== juniper ==
// Cfu
module Cfu (
  input               cmd_valid,
  output              cmd_ready,
  input      [9:0]    cmd_payload_function_id,
  input      [31:0]   cmd_payload_inputs_0,
  input      [31:0]   cmd_payload_inputs_1,
  output reg          rsp_valid,
  input               rsp_ready,
  output reg [31:0]   rsp_payload_outputs_0,
  input               reset,
  input               clk
);
For scale: about 2300 cells after synthesis.
clock: 11.4 ns
lec_check: 0
abc_area: 1
cap_margin: 20
core_margin: 2
core_utilization: 72
cts_cluster_diameter: 236
cts_cluster_size: 15
hold_slack_margin: -0.09
max_routing_layer: met4
place_density_lb_addon: 0.19
slew_margin: 20
tns_end_percent: 5
run.sh (not shown) runs the stock make flow with config.mk's settings and CLKGATE_MAP_FILE=.
juniper never completed, since it errored out during 5_1_grt.
Input-level comparison between yarrow and juniper:
Settings: SETUP_SLACK_MARGIN newly set to -1.25; HOLD_SLACK_MARGIN removed (was -0.09); CORE_ASPECT_RATIO newly set to 1.77; CTS_CLUSTER_DIAMETER changed from 236 to 54; CORE_UTILIZATION changed from 72 to 50; PLACE_DENSITY_LB_ADDON removed (was 0.19); the clock period (ns, I/O delays scaled along) changed from 11.4 to 13.5.
yarrow finished all stages; layout check result: FAIL, due to negative setup slack. Half-perimeter wire length of the detailed placement result: yarrow and juniper compared, lower one is yarrow. Comparing yarrow against juniper, there is no change at all in deepest level of the CTS H-tree. As far as synthesized area per cell is concerned, yarrow and juniper perform about the same. [yarrow] die area rose about 43% relative to juniper. Post-synthesis compound-gate area fraction: yarrow vs juniper identical. yarrow vs. juniper: area after detailed placement has decreased; cell count after placement has increased; number of cells upsized or downsized after cts has decreased.
Inputs modified between yarrow and quartz:
Settings: swapping 1.77 for 0.5 in CORE_ASPECT_RATIO; swapping 54 for 182 in CTS_CLUSTER_DIAMETER; putting GPL_ROUTABILITY_DRIVEN at 0 where nothing was set; swapping 50 for 68 in CORE_UTILIZATION; putting PLACE_DENSITY_LB_ADDON at 0.3 where nothing was set; swapping 15 for 99 in CTS_CLUSTER_SIZE; swapping 5 for 35 in TNS_END_PERCENT.
Results
quartz ended with every stage complete and zero timing, DRC or antenna violations. quartz: ratio of final minimum period to clock period 2.0 points below yarrow. The starting utilization of the core area number comes out higher for quartz vs yarrow. Row routed wire length: quartz lower / yarrow higher. Looking at global-route usage, quartz sits 6.3 points higher than yarrow does.
Edits applied to the flow inputs when going from quartz to amber:
Settings: clearing PLACE_DENSITY_LB_ADDON, which used to be 0.3; swapping 68 for 40 in CORE_UTILIZATION; clearing CORE_ASPECT_RATIO, which used to be 0.5; putting HOLD_SLACK_MARGIN at 0.29 where nothing was set; swapping 35 for 20 in TNS_END_PERCENT; clearing SETUP_SLACK_MARGIN, which used to be -1.25; clearing CTS_CLUSTER_SIZE, which used to be 99; clearing CTS_CLUSTER_DIAMETER, which used to be 182; clearing MAX_ROUTING_LAYER, which used to be met4; clearing GPL_ROUTABILITY_DRIVEN, which used to be 0; clearing ABC_AREA, which used to be 1.
==> comparison <==
No stage failed in amber, and the final checks on the layout all came back clean. Multi-input combinational gate total was higher in quartz than in amber. Summary: cell area, amber worse than quartz. Going from quartz to amber, core utilization at floorplan has decreased, synthesis-to-layout area growth went up 13 points, final setup slack of the worst path fell 0.038 ns. amber reports its start point of the critical path as cmd_payload_inputs_1[11] while quartz reports cmd_payload_inputs_0[3]. quartz → amber: global-route usage shows a reduction of 14 points, adder-cell area share of the yosys netlist rose 1.6 points, post-detailed-route via-to-cell ratio went down by 3.1%, via count went down 1262.

========
Cfu again, from the RTL that the note above started with.
==> flow/design.v (excerpt) <==
module Cfu (
  input               cmd_valid,
  output              cmd_ready,
  input      [9:0]    cmd_payload_function_id,
  input      [31:0]   cmd_payload_inputs_0,
  input      [31:0]   cmd_payload_inputs_1,
  output reg          rsp_valid,
  input               rsp_ready,
  output reg [31:0]   rsp_payload_outputs_0,
  input               reset,
  input               clk
);
Settings: LEC_CHECK=0, ABC_AREA=1, CAP_MARGIN=20, CORE_MARGIN=2, CORE_UTILIZATION=71, CTS_CLUSTER_DIAMETER=224, CTS_CLUSTER_SIZE=15, GPL_ROUTABILITY_DRIVEN=1, MAX_ROUTING_LAYER=met5, MIN_ROUTING_LAYER=met1, PLACE_DENSITY_LB_ADDON=0.25, SETUP_SLACK_MARGIN=-0.16, SLEW_MARGIN=40, TNS_END_PERCENT=5; clock period 12.7 ns.
The starting point completed and failed the layout checks on negative setup slack.
Change:
- ABC_AREA: 1 -> not set
- CTS_CLUSTER_DIAMETER: 224 -> not set
- CTS_CLUSTER_SIZE: 15 -> 45
- MAX_ROUTING_LAYER: met5 -> met4
- TNS_END_PERCENT: 5 -> not set
The new run stopped in global routing (5_1_grt).
Die area went down by 3.5%.
Synthesized cell count went down by 22%.
Synthesized area went down by 3.6%.
Change:
- CORE_UTILIZATION: 71 -> 40
- CTS_CLUSTER_SIZE: 45 -> not set
- GPL_ROUTABILITY_DRIVEN: 1 -> not set
- MAX_ROUTING_LAYER: met4 -> not set
- MIN_ROUTING_LAYER: met1 -> not set
- PLACE_DENSITY_LB_ADDON: 0.25 -> not set
- SETUP_SLACK_MARGIN: -0.16 -> not set
- SLEW_MARGIN: 40 -> 20
- clock period: 12.7 -> 13.5 ns (I/O delays scaled with it)
Now the flow passed the timing, design-rule and antenna checks; die area grows by 75%; synthesized area does not change; synthesized cell count does not change.
Change:
- CELL_PAD_IN_SITES_GLOBAL_PLACEMENT: not set -> 1
- MAX_ROUTING_LAYER: not set -> met4
- TNS_END_PERCENT: not set -> 20
Synthesized area is unchanged.
Final cell count climbs by about 2%.
Setup slack loses 51 ps.
Flip-flop count is unchanged.
Utilization is higher by 1.2 points.
Count of clock-buffer cells in the layout went up by 2.
Die area does not change.
Register-to-register slack improved by 230 ps.
Global-route usage came out higher by 4.6 points.
Sequential share of layout area shrinks by 0.23 points.
Non-clock buffer count went up by 53.
Change:
- CELL_PAD_IN_SITES_GLOBAL_PLACEMENT: 1 -> not set
- CORE_ASPECT_RATIO: not set -> 0.5
- MAX_ROUTING_LAYER: met4 -> not set
- PLACE_DENSITY: not set -> 0.91
- SETUP_SLACK_MARGIN: not set -> -0.63
- TNS_END_PERCENT: 20 -> not set
Result:
- The changed run finished but failed the layout checks on negative setup slack
- hold slack is worse by 5.8 ps
- clock skew hardly moves
